## run A
Design main, start of the top module:
module main(
    input clk,rst,start,
    input [3:0]ip,
    output reg [59:0]ans,
    output reg finish
    );
    parameter [6:0]addr_max=100;
    reg [59:0]max,adder;
    reg [3:0]bram[addr_max-1:0];
    reg [6:0]addr,index,index_max;
    reg [3:0]state;
    always @(posedge clk)
    begin
        if(rst)
        begin
            addr<=0;ans<=0;max<=0;
            index<=0;index_max<=addr_max-12;
            state<=0;
            finish<=1;
        end
        else 
        begin
            case(state)
            0:
            begin
                addr<=0;ans<=adder;max<=0;
                index<=0;index_max<=addr_max-12;
                if(start)
                begin
                    finish<=0;
                    state<=1;
                end
                else finish<=1;
            end
            1:
            begin
                if(addr>=addr_max)
                begin
                    state<=2;
                    addr<=0;
                end
                else 
                begin
                    bram[addr]<=ip;
  ...
For scale: about 2800 cells after synthesis, roughly 68 I/O pins, about 0.027 sq mm of cells after synthesis.
clock: 13.5 ns
lec_check: 0
abc_area: 1
cap_margin: 40
core_aspect_ratio: 1.41
core_margin: 2
core_utilization: 72
cts_cluster_diameter: 388
cts_cluster_size: 17
hold_slack_margin: 0.29
place_density_lb_addon: 0.13
setup_slack_margin: 3.58
slew_margin: 10
run.sh (not shown) runs the stock make flow with config.mk's settings and CLKGATE_MAP_FILE=.
What the final checks of run A revealed, after a flow that finished every stage, was a layout that fails on setup timing.
For run B, these inputs were changed with respect to run A:
- CTS_CLUSTER_DIAMETER removed (was 388)
- HOLD_SLACK_MARGIN changed from 0.29 to 0.28
- ABC_AREA removed (was 1)
- CORE_UTILIZATION changed from 72 to 58
- CAP_MARGIN changed from 40 to 20
- PLACE_DENSITY_LB_ADDON removed (was 0.13)
- CORE_ASPECT_RATIO removed (was 1.41)
- SLEW_MARGIN changed from 10 to 20
- SETUP_SLACK_MARGIN changed from 3.58 to 2.23
- CTS_CLUSTER_SIZE changed from 17 to 14
- the clock period (ns, I/O delays scaled along) changed from 13.5 to 17.4
==> results <==
Delta (run B minus run A): area enclosed by the die boundary rose by 0.0078 sq mm; iteration count of the initial detailed-routing pass down 1. On final total power: run B sits below run A. From the logs: run B reached the end of the flow and failed the layout checks with setup timing. Run B — non-clock buffer count about 4.5% higher, run A as reference. Higher share of total power in combinational logic among run B and run A: run A. Number of flops mapped to enable cells by yosys came out exactly the same in run B and run A.
### run B -> run C
- swapping 14 for 16 in CTS_CLUSTER_SIZE
- clearing HOLD_SLACK_MARGIN, which used to be 0.28
- swapping 58 for 70 in CORE_UTILIZATION
- putting ABC_AREA at 1 where nothing was set
- clearing SETUP_SLACK_MARGIN, which used to be 2.23
- swapping 17.4 for 13.5 in the clock period (ns, I/O delays scaled along)
Findings:
Diff run B -> run C: routed wire length rose by 10%; met3 wirelength from detailed routing now larger; share of the core filled with cells in the final layout now sits higher; final standard cell area without fillers down about 0.4%. From the logs: run C reached the end of the flow and failed the layout checks with setup timing.
## Diff of input files: run D against run C
- PLACE_DENSITY_LB_ADDON: unset -> 0.06
- CAP_MARGIN: 20 -> 40
- CORE_UTILIZATION: 70 -> 72
- SETUP_SLACK_MARGIN: unset -> -0.92
- CTS_CLUSTER_DIAMETER: unset -> 388
## What came out
Of run D and run C, not a single run came through the flow clean.
Status run D: flow complete, layout not clean - setup timing
[flow] run C | stages: complete | final checks: fail | reason: setup timing
Between run C and run D, the cell count went down.
Routed wire length on met3, run D vs run C: up by a few percent
Between run C and run D, the global-route usage figures differ only marginally.
NOTE detailed-route wire length run C->run D decreased slightly
Comparing slew at the pin closest to its max-slew limit for run D and run C, the smaller number came from run D.
Between run D and run C, it is run D whose count of plain and timing-repair buffers is higher, by 3.
In run D, the achievable frequency came out about 0.5% below the value in run C.
The number of nets at the end of the flow of run D is lower than that of run C.
Comparing the two runs side by side, run D comes out behind run C on final worst-path setup slack.
Going from run C to run D, the sequential share of cell area was found to have gone up by 0.94 points.
Edits applied to the flow inputs when going from run D to run E:
- PLACE_DENSITY_LB_ADDON no longer set, was 0.06
- ABC_AREA no longer set, was 1
- CTS_CLUSTER_DIAMETER no longer set, was 388
- CORE_UTILIZATION now 58, was 72
- SETUP_SLACK_MARGIN now 2.23, was -0.92
- CAP_MARGIN now 20, was 40
- TNS_END_PERCENT now 5, previously not set
- CTS_CLUSTER_SIZE now 14, was 16
- the clock period (ns, I/O delays scaled along) now 17.4, was 13.5
==> comparison <==
Final checks on run E, whose flow otherwise completed, came back failing, citing setup timing.
Status: clock transition at the registers of the reported paths parity (run E, run D)
Delta (run E minus run D): proportion of cell area occupied by registers lower, number of clock-tree buffers in the layout higher, post-route clock period utilization lower, overall power of the completed layout lower.
Power is estimated from default activity; no workload was simulated.
